==> run a: inputs <==
Design CONV, start of the top module:
module  CONV(
	input				clk,
	input				rst_n,
	input 				mode,
	input       		in_valid,
	output reg			out_valid,
	output 		[13:0] 	AWADDR,
	output		 [7:0] 	AWLEN,
	output 				AWVALID,
	input 				AWREADY,
	output reg  [31:0]	WDATA,
	output 				WVALID,
	input 				WREADY,
	output 		[13:0] 	ARADDR,
	output 		 [7:0] 	ARLEN,
	output 				ARVALID,
	input 				ARREADY,
	input		[31:0] 	RDATA,
	input 				RVALID,
	output reg			RREADY
);
make LEC_CHECK=0 ABC_AREA=0 CAP_MARGIN=20 CELL_PAD_IN_SITES_DETAIL_PLACEMENT=0 CORE_ASPECT_RATIO=0.54 CORE_MARGIN=2 CORE_UTILIZATION=72 CTS_CLUSTER_DIAMETER=88 CTS_CLUSTER_SIZE=49 GPL_ROUTABILITY_DRIVEN=1 PLACE_DENSITY_LB_ADDON=0.27 SETUP_SLACK_MARGIN=3.61 SLEW_MARGIN=10 TNS_END_PERCENT=80 finish   # period 12.4 ns
run.sh (not shown) runs the stock make flow with config.mk's settings and CLKGATE_MAP_FILE=.
==> inputs of run b, as changes to run a <==
==> flow/config.mk (replaced) <==
export PLATFORM = sky130hd
export DESIGN_NAME = CONV
export DESIGN_NICKNAME = CONV
export VERILOG_FILES = /design/flow/design.v
export SDC_FILE = /design/flow/constraint.sdc
export NUM_CORES = 4
export LEC_CHECK = 0
export ABC_AREA = 1
export CAP_MARGIN = 20
export CELL_PAD_IN_SITES_DETAIL_PLACEMENT = 0
export CORE_MARGIN = 2
export CORE_UTILIZATION = 22
export CTS_CLUSTER_DIAMETER = 355
export CTS_CLUSTER_SIZE = 99
export GPL_ROUTABILITY_DRIVEN = 1
export PLACE_DENSITY_LB_ADDON = 0.3
export SLEW_MARGIN = 20
export TNS_END_PERCENT = 15
==> comparison table <==
metric                                                  run b           run a
Outcome                                        finished clean  finished clean
Post-Synthesis Cells                                     3429            2882
Setup Buffers After CTS                                     0               6
Chip area in the Yosys report                      24820 um^2      24170 um^2
Buffers and inverters on the worst path                     8               5
Detail-routed net length per standard cell           16.06 um        21.32 um
Wire length on met1                                  38460 um        28690 um
DR WL met3                                            3766 um        10450 um
Post-layout min period                                9783 ps         8755 ps
Critical path peak fanout                                  10              18
DP Area                                            27230 um^2      25250 um^2
Worst reg-to-reg path cell count                           30              27
Register area share after synthesis                    16.26%          16.70%
Max-Slew Margin vs Limit                               27.85%          29.23%
Count of placed standard cells including taps            4940            3321
Reg2reg setup slack                                   3130 ps         3830 ps
Number of tapcells                                       1500             459

* * *

==> cedar <==
Starting RTL as in the previous note.
Settings: LEC_CHECK=0, ABC_AREA=0, CAP_MARGIN=20, CELL_PAD_IN_SITES_DETAIL_PLACEMENT=0, CORE_MARGIN=2, CORE_UTILIZATION=72, CTS_CLUSTER_DIAMETER=99, CTS_CLUSTER_SIZE=49, GPL_ROUTABILITY_DRIVEN=1, PLACE_DENSITY_LB_ADDON=0.0, SETUP_SLACK_MARGIN=2.16, SLEW_MARGIN=20; clock period 12.4 ns.
==> indigo (differences from cedar) <==
--- a/flow/config.mk
+++ b/flow/config.mk
@@ -11,8 +11,7 @@
 export CORE_MARGIN = 2
 export CORE_UTILIZATION = 72
 export CTS_CLUSTER_DIAMETER = 99
-export CTS_CLUSTER_SIZE = 49
 export GPL_ROUTABILITY_DRIVEN = 1
-export PLACE_DENSITY_LB_ADDON = 0.0
-export SETUP_SLACK_MARGIN = 2.16
+export PLACE_DENSITY = 0.67
+export SETUP_SLACK_MARGIN = 1.11
 export SLEW_MARGIN = 20
==> flow/constraint.sdc (replaced) <==
create_clock -name core_clock -period 8.4 [get_ports {clk}]
set_input_delay 1.6800 -clock core_clock [delete_from_list [all_inputs] [get_ports {clk}]]
set_output_delay 1.6800 -clock core_clock [all_outputs]
set_load 0.01 [all_outputs]
==> maple (differences from cedar) <==
==> flow/config.mk (replaced) <==
export PLATFORM = sky130hd
export DESIGN_NAME = CONV
export DESIGN_NICKNAME = CONV
export VERILOG_FILES = /design/flow/design.v
export SDC_FILE = /design/flow/constraint.sdc
export NUM_CORES = 4
export LEC_CHECK = 0
export ABC_AREA = 1
export CAP_MARGIN = 20
export CELL_PAD_IN_SITES_DETAIL_PLACEMENT = 0
export CORE_MARGIN = 2
export CORE_UTILIZATION = 40
export CTS_CLUSTER_DIAMETER = 355
export CTS_CLUSTER_SIZE = 99
export GPL_ROUTABILITY_DRIVEN = 1
export PLACE_DENSITY_LB_ADDON = 0.3
export SLEW_MARGIN = 20
export TNS_END_PERCENT = 15
==> comparison table <==
| item | indigo | cedar | maple |
|---|---|---|---|
| Critical hold path startpoint | product[5] | RREADY | conv_result[32] |
| # Cells Yosys | 2882 | 2882 | 3429 |
| Post-synthesis share of cell area spent on xor and xnor gates | 3.551% | 3.551% | 2.435% |
| Count of buffering cells on the critical path with inverters included | 9 | 4 | 9 |
| Number of antenna violations at the first check in global routing | 3 | 0 | 0 |
| Final period util | 92.51% | 76.84% | 75.85% |
| Area of the mapped netlist | 24170 µm² | 24170 µm² | 24820 µm² |
| Synthesized instance count | 2882 | 2882 | 3429 |
| Number of tap instances | 448 | 448 | 790 |
| Status | finished clean | finished clean | finished clean |
| Yosys simple share | 16.77% | 16.77% | 22.00% |
| Count of inverters other than clock inverters in the layout | 479 | 479 | 733 |
| Setup repair after global routing missed its margin | true | false | false |
| Count of filler cells inserted in the layout | 1708 | 2263 | 6448 |
| Worst setup startpoint | RDATA[21] | RDATA[31] | RDATA[18] |
| Non-clock buffering overhead | 9.637% | 4.439% | 3.976% |
| Via count of the routed design | 23620 | 21020 | 21950 |
| Amount of wire on met2 after detailed routing | 37550 µm | 32290 µm | 32620 µm |
| Met3 usage | 8.724% | 6.567% | 2.611% |

* * *

==> v26 <==
Starting RTL as in the previous note.
export LEC_CHECK = 0
export ABC_AREA = 0
export CAP_MARGIN = 20
export CELL_PAD_IN_SITES_DETAIL_PLACEMENT = 0
export CORE_MARGIN = 2
export CORE_UTILIZATION = 45
export CTS_CLUSTER_DIAMETER = 355
export CTS_CLUSTER_SIZE = 99
export GPL_ROUTABILITY_DRIVEN = 1
export PLACE_DENSITY_LB_ADDON = 0.27
export SLEW_MARGIN = 20
export TNS_END_PERCENT = 15
create_clock -name core_clock -period 12.4 [get_ports {clk}]
==> inputs of v28, as changes to v26 <==
Settings changed: CORE_UTILIZATION 45 to 72, CTS_CLUSTER_DIAMETER 355 to 88, CTS_CLUSTER_SIZE 99 to 49, HOLD_SLACK_MARGIN set to -0.08, SETUP_SLACK_MARGIN set to -0.86, TNS_END_PERCENT 15 to 80.
==> comparison table <==
|  | v28 | v26 |
|---|---|---|
| Result of the run | finished clean | finished clean |
| Count of clock-net buffers in the final layout | 17 | 18 |
| First-pass GRT wire length | 110 mm | 111 mm |
| Aggregate global-route resource usage | 0.394 | 0.246 |
| Core region area | 33300 um^2 | 52900 um^2 |
| Worst setup slack before clock tree synthesis | 2.58 ns | 2.34 ns |
| Fraction of area in registers | 0.156 | 0.154 |
| Met1 usage | 0.519 | 0.350 |
| Post-layout instance count excluding filler cells | 3344 | 3583 |
| Launching instance or port of the critical path | RDATA[18] | RDATA[31] |
| Core utilization at floorplan | 0.726 | 0.457 |
| Met3 demand-to-capacity share in global routing | 0.0621 | 0.0222 |
| Number of placement rows | 67 | 84 |
| Setup skew after layout | 0.0155 ns | 0.0153 ns |

* * *

==> inputs of v9 <==
==> flow/design.v <==
module  CONV(
	input				clk,
	input				rst_n,
	input 				mode,
	input       		in_valid,
	output reg			out_valid,
	output 		[13:0] 	AWADDR,
	output		 [7:0] 	AWLEN,
	output 				AWVALID,
	input 				AWREADY,
	output reg  [31:0]	WDATA,
	output 				WVALID,
	input 				WREADY,
	output 		[13:0] 	ARADDR,
	output 		 [7:0] 	ARLEN,
	output 				ARVALID,
	input 				ARREADY,
	input		[31:0] 	RDATA,
	input 				RVALID,
	output reg			RREADY
);
localparam WEIGHT1 	= 20'hABC2E;
localparam WEIGHT2 	= 20'hB52E2;
localparam WEIGHT3 	= 20'hAF5C4;
localparam WEIGHT4 	= 20'hE5518;
localparam WEIGHT5 	= 20'h71650;
localparam WEIGHT6 	= 20'hA938B;
localparam WEIGHT7 	= 20'h5251F;
localparam WEIGHT8 	= 20'h7DFC0;
localparam WEIGHT9 	= 20'hEB885;
localparam BIAS 	= 16'h1310;
localparam IDLE 	= 4'd0;
localparam CONV_K1 	= 4'd1;
localparam CONV_K2 	= 4'd2;
localparam CONV_K3 	= 4'd3;
localparam CONV_K4 	= 4'd4;
localparam CONV_K5 	= 4'd5;
localparam CONV_K6 	= 4'd6;
localparam CONV_K7 	= 4'd7;
localparam CONV_K8 	= 4'd8;
localparam CONV_K9 	= 4'd9;
localparam RELU 	= 4'd10;
localparam MUL 		= 4'd11;
localparam READ 	= 4'd12;
localparam WRITE_L0 = 4'd13;
localparam POOL 	= 4'd14;
localparam WRITE_L1 = 4'd15;
reg  		 [3:0] 	state_r, state_w, state_tmp;
reg  		 [5:0]	cnt_x, cnt_y;
reg					mode_;
wire 			 	is_up, is_down, is_left, is_right;
wire 				skip_mul;
wire 		[11:0] 	P1, P2, P3, P4, P5, P6, P7, P8, P9;
wire 		[15:0]  data_in;
wire 		[19:0] 	weight;
reg  signed	[35:0] 	product;
reg 				mul_fin;
reg  signed [36:0]	conv_result;
wire 		[31:0]	relu_result;
reg 		[31:0] 	max_pool_result;
wire 				update_mp_result;
assign is_up 	= (cnt_y == 6'd0  || (cnt_y == 6'd1  && mode_));
assign is_down 	= (cnt_y == 6'd63 || (cnt_y == 6'd62 && mode_));
assign is_left 	= (cnt_x == 6'd0  || (cnt_x == 6'd1  && mode_));
assign is_right = (cnt_x == 6'd63 || (cnt_x == 6'd62 && mode_));
assign skip_mul   = (state_tmp == CONV_K1 && (is_up || is_left)) 	||
					(state_tmp == CONV_K2 && (is_up))				||
					(state_tmp == CONV_K3 && (is_up || is_right)) 	||
					(state_tmp == CONV_K4 && (is_left))				||
					(state_tmp == CONV_K6 && (is_right)) 			||
					(state_tmp == CONV_K7 && (is_down || is_left)) 	||
					(state_tmp == CONV_K8 && (is_down)) 			||
					(state_tmp == CONV_K9 && (is_down || is_right));
assign P1 = (mode_ == 1'b0) ? {cnt_y, cnt_x} - 7'd65 : {cnt_y, cnt_x} - 8'd130;
assign P2 = (mode_ == 1'b0) ? {cnt_y, cnt_x} - 7'd64 : {cnt_y, cnt_x} - 8'd128;
assign P3 = (mode_ == 1'b0) ? {cnt_y, cnt_x} - 6'd63 : {cnt_y, cnt_x} - 7'd126;
assign P4 = (mode_ == 1'b0) ? {cnt_y, cnt_x} - 1'd1  : {cnt_y, cnt_x} - 2'd2  ;
assign P5 = (mode_ == 1'b0) ? {cnt_y, cnt_x}		 : {cnt_y, cnt_x}         ;
assign P6 = (mode_ == 1'b0) ? {cnt_y, cnt_x} + 1'd1	 : {cnt_y, cnt_x} + 2'd2  ;
assign P7 = (mode_ == 1'b0) ? {cnt_y, cnt_x} + 6'd63 : {cnt_y, cnt_x} + 7'd126;
assign P8 = (mode_ == 1'b0) ? {cnt_y, cnt_x} + 7'd64 : {cnt_y, cnt_x} + 8'd128;
assign P9 = (mode_ == 1'b0) ? {cnt_y, cnt_x} + 7'd65 : {cnt_y, cnt_x} + 8'd130;
assign data_in = RDATA[31:16];
assign weight = (state_tmp == CONV_K1) ? WEIGHT1 :
				(state_tmp == CONV_K2) ? WEIGHT2 :
				(state_tmp == CONV_K3) ? WEIGHT3 :
				(state_tmp == CONV_K4) ? WEIGHT4 :
				(state_tmp == CONV_K5) ? WEIGHT5 :
				(state_tmp == CONV_K6) ? WEIGHT6 :
				(state_tmp == CONV_K7) ? WEIGHT7 :
				(state_tmp == CONV_K8) ? WEIGHT8 :
				(state_tmp == CONV_K9) ? WEIGHT9 : 20'd0;
assign ARADDR = (state_tmp == CONV_K1) ? P1 :
				(state_tmp == CONV_K2) ? P2 :
				(state_tmp == CONV_K3) ? P3 :
				(state_tmp == CONV_K4) ? P4 :
				(state_tmp == CONV_K5) ? P5 :
				(state_tmp == CONV_K6) ? P6 :
				(state_tmp == CONV_K7) ? P7 :
				(state_tmp == CONV_K8) ? P8 :
				(state_tmp == CONV_K9) ? P9 : 14'd0;
assign ARLEN = 8'd0;
assign ARVALID = (state_r == READ) && (~skip_mul) && (state_tmp != RELU);
assign AWADDR = (state_r == POOL) ? {4'b1000, cnt_y[5:1], cnt_x[5:1]} : {1'b1, cnt_y, cnt_x};
assign AWLEN = 8'd0;
assign AWVALID = (state_r == RELU || state_r == POOL);
assign WVALID = (state_r == WRITE_L0 || state_r == WRITE_L1);
assign relu_result = (conv_result[36]) ? 32'd0 : conv_result[31:0];
assign update_mp_result = ((WDATA > max_pool_result) && WVALID);
always @(*) begin
	case(state_r)
		IDLE: 		state_w = (in_valid) ? READ : IDLE;
		READ: 		state_w = (ARREADY && ~skip_mul) ? state_tmp : READ;
		CONV_K1: 	state_w = (skip_mul) ? READ : ((RVALID) ? MUL : CONV_K1); 
		CONV_K2: 	state_w = (skip_mul) ? READ : ((RVALID) ? MUL : CONV_K2);
		CONV_K3: 	state_w = (skip_mul) ? READ : ((RVALID) ? MUL : CONV_K3);
		CONV_K4: 	state_w = (skip_mul) ? READ : ((RVALID) ? MUL : CONV_K4);
		CONV_K5: 	state_w = (skip_mul) ? READ : ((RVALID) ? MUL : CONV_K5);
		CONV_K6: 	state_w = (skip_mul) ? READ : ((RVALID) ? MUL : CONV_K6);
		CONV_K7: 	state_w = (skip_mul) ? READ : ((RVALID) ? MUL : CONV_K7);
		CONV_K8: 	state_w = (skip_mul) ? READ : ((RVALID) ? MUL : CONV_K8);
		CONV_K9: 	state_w = (skip_mul) ? RELU : ((RVALID) ? MUL : CONV_K9);
		MUL: 		state_w = (state_tmp == CONV_K9) ? RELU : READ;
		RELU: 		state_w = (AWREADY) ? WRITE_L0 : RELU;
		WRITE_L0: 	state_w = (WREADY) ? ((cnt_x[0] && cnt_y[0]) ? POOL : READ) : WRITE_L0;
		POOL: 		state_w = (AWREADY) ? WRITE_L1 : POOL;
		WRITE_L1: 	state_w = (WREADY) ? ((cnt_x[5:1] == 5'd31 && cnt_y[5:1] == 5'd31) ? IDLE : READ) : WRITE_L1;
	endcase
end
always @(posedge clk or negedge rst_n) begin
	if (!rst_n)	state_r <= IDLE;
	else 		state_r <= state_w;
end
always @(posedge clk or negedge rst_n) begin
	if (!rst_n)								state_tmp <= CONV_K1;
	else if (state_r == RELU)				state_tmp <= CONV_K1;
	else if (state_r == MUL) 				state_tmp <= state_tmp + 4'd1;
	else if (state_r == READ && skip_mul) 	state_tmp <= state_tmp + 4'd1;
end
always @(posedge clk or negedge rst_n) begin
	if (!rst_n)	begin
		cnt_x <= 6'd0;
		cnt_y <= 6'd0;
	end
	else if (state_r == WRITE_L0 && WREADY) begin
		cnt_x <= {cnt_x[5:1], cnt_x[0] + 1'd1};
		cnt_y <= (cnt_x[0]) ? {cnt_y[5:1], cnt_y[0] + 1'd1} : cnt_y;
	end
	else if (state_r == WRITE_L1 && WREADY) begin
		cnt_x <= {cnt_x[5:1] + 5'd1, cnt_x[0]};
		cnt_y <= (cnt_x[5:1] == 5'd31) ? {cnt_y[5:1] + 1'd1, cnt_y[0]} : cnt_y;
	end
end
always @(posedge clk or negedge rst_n) begin
	if (!rst_n)			RREADY <= 1'b0;
	else if (ARVALID)	RREADY <= 1'b1;
	else if (RVALID) 	RREADY <= 1'b0;
end
always @(posedge clk or negedge rst_n) begin
	if (!rst_n)					product <= 36'd0;
	else if (state_w == MUL)	product <= $signed(data_in) * $signed(weight);
end
always @(posedge clk or negedge rst_n) begin
	if (!rst_n)					mul_fin <= 1'b0;
	else if (state_w == MUL) 	mul_fin <= 1'b1;
	else 						mul_fin <= 1'b0;
end
always @(posedge clk or negedge rst_n) begin
	if (!rst_n)					conv_result <= BIAS;
	else if (WVALID && WREADY) 	conv_result <= BIAS;
	else if (mul_fin) 			conv_result <= conv_result + product;
end
always @(posedge clk or negedge rst_n) begin
	if (!rst_n)								max_pool_result <= 32'd0;
	else if (state_r == WRITE_L1 && WREADY) max_pool_result <= 32'd0;
	else if (update_mp_result) 				max_pool_result <= WDATA;
end
always @(posedge clk or negedge rst_n) begin
	if (!rst_n)						WDATA <= 32'd0;
	else if (state_w == WRITE_L0)	WDATA <= relu_result;
	else if (state_w == WRITE_L1)	WDATA <= max_pool_result;
	else 							WDATA <= WDATA;
end
always @(posedge clk or negedge rst_n) begin
	if (!rst_n)							out_valid <= 1'b0;
	else if (WREADY && state_w == IDLE) out_valid <= 1'b1;
	else 								out_valid <= 1'b0;
end
always @(posedge clk or negedge rst_n) begin
	if (!rst_n)			mode_ <= 1'b0;
	else if (in_valid) 	mode_ <= mode;
	else 				mode_ <= mode_;
end
endmodule
==> flow/run.sh <==
#!/bin/bash
# the make line also repeats each setting of config.mk as NAME=value (left out here)
make -C /OpenROAD-flow-scripts/flow DESIGN_CONFIG=/design/flow/config.mk WORK_HOME=/design/flow/orfs CLKGATE_MAP_FILE= finish
==> flow/config.mk <==
export PLATFORM = sky130hd
export DESIGN_NAME = CONV
export DESIGN_NICKNAME = CONV
export VERILOG_FILES = /design/flow/design.v
export SDC_FILE = /design/flow/constraint.sdc
export NUM_CORES = 4
export LEC_CHECK = 0
export CAP_MARGIN = 20
export CELL_PAD_IN_SITES_DETAIL_PLACEMENT = 2
export CELL_PAD_IN_SITES_GLOBAL_PLACEMENT = 1
export CORE_MARGIN = 2
export CORE_UTILIZATION = 71
export CTS_CLUSTER_SIZE = 28
export GPL_ROUTABILITY_DRIVEN = 0
export HOLD_SLACK_MARGIN = 0.25
export MAX_ROUTING_LAYER = met4
export SLEW_MARGIN = 15
export TNS_END_PERCENT = 90
==> flow/constraint.sdc <==
create_clock -name core_clock -period 4.84 [get_ports {clk}]
set_input_delay 0.9680 -clock core_clock [delete_from_list [all_inputs] [get_ports {clk}]]
set_output_delay 0.9680 -clock core_clock [all_outputs]
set_load 0.01 [all_outputs]
==> v8: changes against v9 <==
Settings changed: ABC_AREA set to 1, CAP_MARGIN 20 to 40, CELL_PAD_IN_SITES_DETAIL_PLACEMENT 2 to unset, CELL_PAD_IN_SITES_GLOBAL_PLACEMENT 1 to unset, CORE_UTILIZATION 71 to 72, CTS_CLUSTER_DIAMETER set to 372, CTS_CLUSTER_SIZE 28 to 95, GPL_ROUTABILITY_DRIVEN 0 to unset, HOLD_SLACK_MARGIN 0.25 to unset, MAX_ROUTING_LAYER met4 to unset, SLEW_MARGIN 15 to 20, TNS_END_PERCENT 90 to unset.
==> flow/constraint.sdc (replaced) <==
create_clock -name core_clock -period 5.17 [get_ports {clk}]
set_input_delay 1.0340 -clock core_clock [delete_from_list [all_inputs] [get_ports {clk}]]
set_output_delay 1.0340 -clock core_clock [all_outputs]
set_load 0.01 [all_outputs]
==> v23: changes against v9 <==
Settings changed: CELL_PAD_IN_SITES_DETAIL_PLACEMENT 2 to unset, CELL_PAD_IN_SITES_GLOBAL_PLACEMENT 1 to unset, CORE_UTILIZATION 71 to 24, CTS_CLUSTER_SIZE 28 to unset, GPL_ROUTABILITY_DRIVEN 0 to unset, HOLD_SLACK_MARGIN 0.25 to unset, MAX_ROUTING_LAYER met4 to unset, SLEW_MARGIN 15 to 20, TNS_END_PERCENT 90 to unset.
==> flow/constraint.sdc (replaced) <==
create_clock -name core_clock -period 7.8 [get_ports {clk}]
set_input_delay 1.5600 -clock core_clock [delete_from_list [all_inputs] [get_ports {clk}]]
set_output_delay 1.5600 -clock core_clock [all_outputs]
set_load 0.01 [all_outputs]
==> v2: changes against v9 <==
Settings changed: CELL_PAD_IN_SITES_DETAIL_PLACEMENT 2 to unset, CELL_PAD_IN_SITES_GLOBAL_PLACEMENT 1 to unset, CORE_UTILIZATION 71 to 40, CTS_CLUSTER_SIZE 28 to unset, GPL_ROUTABILITY_DRIVEN 0 to unset, HOLD_SLACK_MARGIN 0.25 to unset, SLEW_MARGIN 15 to 20, TNS_END_PERCENT 90 to unset.
==> flow/constraint.sdc (replaced) <==
create_clock -name core_clock -period 4.31 [get_ports {clk}]
set_input_delay 0.8620 -clock core_clock [delete_from_list [all_inputs] [get_ports {clk}]]
set_output_delay 0.8620 -clock core_clock [all_outputs]
set_load 0.01 [all_outputs]
==> metrics.csv <==
stage;metric;value;unit
outcome;status;aborted with a tool error;
outcome;Fail Step;global placement without I/O (3_1_place_gp_skip_io);
outcome;First Error;[ERROR GPL-0301] Utilization 105.575 % exceeds 100%.;
synthesis;yosys xor share;3.55;%
floorplanning;Die H;189;microns
synthesis;fa+ha+maj area frac;35.7;%
floorplanning;effective utilization at floorplan;72.1;%
floorplanning;chip area;35500;sq um
synthesis;Unique cell types;80;
synthesis;yosys synthesis chip area;24200;sq um
synthesis;ao+oa area frac;15.3;%
floorplanning;core area;33500;sq um
synthesis;top cells by count;474 x inv_1, 319 x fa_1, 295 x nand2_1;
floorplanning;die width;189;microns
floorplanning;Cell Rows;67;
synthesis;Mapped Area;24200;sq um
synthesis;Max-area cell share;26.4;%
synthesis;average cell area after synthesis;8.39;sq um
synthesis;Simple-Gate Area Share;16.8;%
synthesis;MUX share of area;1.42;%
the above is filed under v9

==> metrics.csv <==
stage;metric;value;unit
synthesis;Simple-Gate Area Share;22.0;%
synthesis;top cells by count;749 x nand2_1, 719 x inv_1, 388 x nor2_1;
floorplanning;chip area;36000;sq um
outcome;First Error;[ERROR GRT-0116] Global routing finished with congestion. Check the congestion regions in the DRC Viewer.;
synthesis;ao+oa area frac;11.1;%
floorplanning;Cell Rows;67;
outcome;Fail Step;global routing (5_1_grt);
floorplanning;die width;190;microns
synthesis;Max-area cell share;25.7;%
floorplanning;effective utilization at floorplan;73.6;%
outcome;status;aborted with a tool error;
synthesis;yosys xor share;2.44;%
floorplanning;Die H;190;microns
the above is filed under v8

==> metrics.csv <==
stage;metric;value;unit
timing;Final WS setup;-2.93;ns
floorplanning;effective utilization at floorplan;40.3;%
synthesis;yosys synthesis chip area;24200;sq um
timing;Final Setup Violations;31;
outcome;layout checks that failed;setup timing;
outcome;status;failed layout checks;
floorplanning;chip area;62400;sq um
floorplanning;core area;60000;sq um
synthesis;fa+ha+maj area frac;35.7;%
synthesis;Unique cell types;80;
floorplanning;Cell Rows;90;
the above is filed under v2

==> metrics.csv <==
stage;metric;value;unit
outcome;status;timing/DRC/antenna clean;
synthesis;MUX share of area;1.42;%
synthesis;Unique cell types;80;
synthesis;top cells by count;474 x inv_1, 319 x fa_1, 295 x nand2_1;
synthesis;fa+ha+maj area frac;35.7;%
floorplanning;Die H;321;microns
floorplanning;effective utilization at floorplan;24.2;%
synthesis;Max-area cell share;26.4;%
floorplanning;core area;100000;sq um
synthesis;Simple-Gate Area Share;16.8;%
synthesis;average cell area after synthesis;8.39;sq um
synthesis;Mapped Area;24200;sq um
the above is filed under v23

